Design main, start of the top module:
module main(clk, buttons, init_cells, leds, rgb, cols, rows);
parameter game_divider = 8;  
parameter display_divider = 2;  
parameter N = 8;  
parameter M = N + 2;  
initial if (N < 3) $error("N has to be >= 3 to make for interesting patterns.");
initial if (M !== (N+2)) $error("M must N+2=%d, not %d", N+2,M);  
input wire clk;
input wire [1:0] buttons;
logic rst; always_comb rst = buttons[0];  
input wire [N*N-1:0] init_cells;  
output logic [1:0] leds;
output logic [2:0] rgb;
output wire [N-1:0] cols;
output wire [N-1:0] rows;
logic [game_divider:0] game_counter;
logic [display_divider:0] display_counter;
logic rst_game; always_comb rst_game = buttons[0] | buttons[1];
logic step_game;
logic [$clog2(N):0] x;
wire [M*M-1:0] bordered_cells_q;  
wire [M*M-1:0] bordered_cells_d; 
logic [M*M-1:0] bordered_cells_0;  
logic [N*N-1:0] cells_q;  
logic [N*N-1:0] cells_0;  
always_comb begin : io_logic 
    leds[0] = buttons[0] ^ buttons[1];
    leds[1] = buttons[0] & buttons[1];
    rgb[0] = ~( buttons[0] & ~buttons[1]);
    rgb[1] = ~(~buttons[0] &  buttons[1]);
    rgb[2] = ~( buttons[0] &  buttons[1]);
end
led_array_driver #(.ROWS(N), .COLS(N), .N(N)) LED_DRIVER (
  .ena(1'b1),
  .cells(cells_q),
  .x(x),
  .rows(rows[N-1:0]),
  .cols(cols[N-1:0])
);
generate
  genvar r;
  for (r = 0; r < M; r = r + 1) begin : init_rows
    if ((r == 0) || (r == M-1)) begin : border_row
      always_comb bordered_cells_0[M*(r+1)-1:M*r] = 0;
    end else begin : inner_row
      always_comb bordered_cells_0[M*(r+1)-1:M*r] = {1'b0, init_cells[N*r-1:N*(r-1)], 1'b0};
    end
  end
endgenerate
function int cell_index(int i, int j);
  cell_index = M*j + i;
endfunction
generate
  genvar i;
  genvar j;
  for (i = 0; i < M; i = i + 1) begin : cells_x
    for (j = 0; j < M; j = j + 1) begin : cells_y
      if ( (i > 0) && (i < (M-1)) && (j > 0) && (j < (M-1)) ) begin
        conway_cell CELL(
          .clk(clk), .rst(rst_game), .ena(step_game),
          .neighbors({
            bordered_cells_q[cell_index(i-1, j-1)],
  ...
make LEC_CHECK=0 CAP_MARGIN=10 CELL_PAD_IN_SITES_DETAIL_PLACEMENT=0 CORE_ASPECT_RATIO=1.23 CORE_MARGIN=2 CORE_UTILIZATION=72 CTS_CLUSTER_DIAMETER=232 CTS_CLUSTER_SIZE=15 SETUP_SLACK_MARGIN=-0.07 SLEW_MARGIN=20 finish   # period 2.97 ns
run.sh (not shown) runs the stock make flow with config.mk's settings and CLKGATE_MAP_FILE=.
The baseline completed, yet does not pass: setup timing.
Change:
CAP_MARGIN = 20   (was 10)
CELL_PAD_IN_SITES_DETAIL_PLACEMENT = unset   (was 0)
CORE_ASPECT_RATIO = unset   (was 1.23)
CTS_CLUSTER_DIAMETER = 80   (was 232)
CTS_CLUSTER_SIZE = unset   (was 15)
SETUP_SLACK_MARGIN = unset   (was -0.07)
clock period = 3.24 ns   (was 2.97 ns; I/O delays follow)
- The changed run ran to the end with no violations
- setup slack gains 0.17 ns
- core utilization decreases by 2.2 points
- synthesized cell count stays the same
- fmax came out lower by 3.2%
- register-to-register slack improves by 0.17 ns
- first-iteration DRC count drops by about 14%
- count of clock-buffer cells in the layout is unchanged
- die size barely changes
- routed wire length drops by 8.1%

---

## run 1
Starting RTL as in the previous note.
clock: 4.7 ns
lec_check: 0
cap_margin: 20
core_margin: 2
core_utilization: 72
cts_cluster_diameter: 396
cts_cluster_size: 99
place_density: 0.6
slew_margin: 20
tns_end_percent: 10
Run 1 has completed all stages; timing, DRC and antenna checks passed.
Edits applied to the flow inputs when going from run 1 to run 2:
- CORE_UTILIZATION: 72 -> 40
- TNS_END_PERCENT: 10 -> unset
- CTS_CLUSTER_DIAMETER: 396 -> unset
- CTS_CLUSTER_SIZE: 99 -> unset
- the clock period (ns, I/O delays scaled along): 4.7 -> 4.51
Findings:
[compare] base=run 1 new=run 2: source-to-sink clock delay at the later pin of the worst-skew pair saw little to no change; number of filler instances in the final layout +about 160%; total wire length after detailed routing rose by about 7%; final design instance area without fill rose by 2.0%; post-place instance area went up. Where worst hold margin is concerned, run 1 is better than run 2. Run 2 vs run 1: total number of vias down slightly. The proportion of cell area spent on the clock network of run 2 and that of run 1 are within noise of each other. Clock sink total across run 2 and run 1: no real change. Wire length of the first global-routing pass of run 2 exceeds that of run 1 by a few percent. Violation tally from detailed-route iteration zero down 29 in run 2 wrt run 1.
The inputs of run 3 differ from those of run 2 as listed below.
- CELL_PAD_IN_SITES_GLOBAL_PLACEMENT newly set to 3
- CTS_CLUSTER_DIAMETER newly set to 284
- CTS_CLUSTER_SIZE newly set to 98
- the clock period (ns, I/O delays scaled along) changed from 4.51 to 7.0
### Flow results
- Changes observed in run 3 relative to run 2: wire length increased about 4.6%, critical path buffer and inverter count rose 1, transition time at the pin with the least slew margin climbed 4.0 ps.
- Lower combined global-route utilization of all metal layers was reported by run 2, not run 3.
- Run 3 and run 2 ended up with nearly the same sequential share of cell area.
- Run 3 vs. run 2: proportion of final cell area spent on non-clock buffers saw a decrease, post-detailed-route via-to-cell ratio lower, final cycle utilization of the critical path shows a reduction of 18 points.
- Against run 2, run 3 comes in 0.18 points lower on final standard cell utilization of the core.
### run 3 -> run 4
- PLACE_DENSITY: 0.6 -> unset
- PLACE_DENSITY_LB_ADDON: unset -> 0.03
- SETUP_SLACK_MARGIN: unset -> -0.69
- HOLD_SLACK_MARGIN: unset -> -0.1
- CTS_CLUSTER_DIAMETER: 284 -> 379
- SLEW_MARGIN: 20 -> 0
- ABC_AREA: unset -> 1
- CELL_PAD_IN_SITES_GLOBAL_PLACEMENT: 3 -> 2
- CTS_CLUSTER_SIZE: 98 -> 13
## What came out
- Between run 4 and run 3, it is run 4 whose cell area is lower, by 180 µm².
- Minimum setup slack after placement for run 4 is higher than for run 3.
- Of run 4 and run 3, run 4 shows the higher non-filler instance count after layout, with run 3 below it.
- Run 4 against run 3: cell area after placement moved down, number of placed instances, taps included moved up, fill cell total of the finished layout moved up, remaining global-route overflow level.
- [compare] base=run 3 new=run 4: vias after detailed routing went up, maximum operating frequency went up.
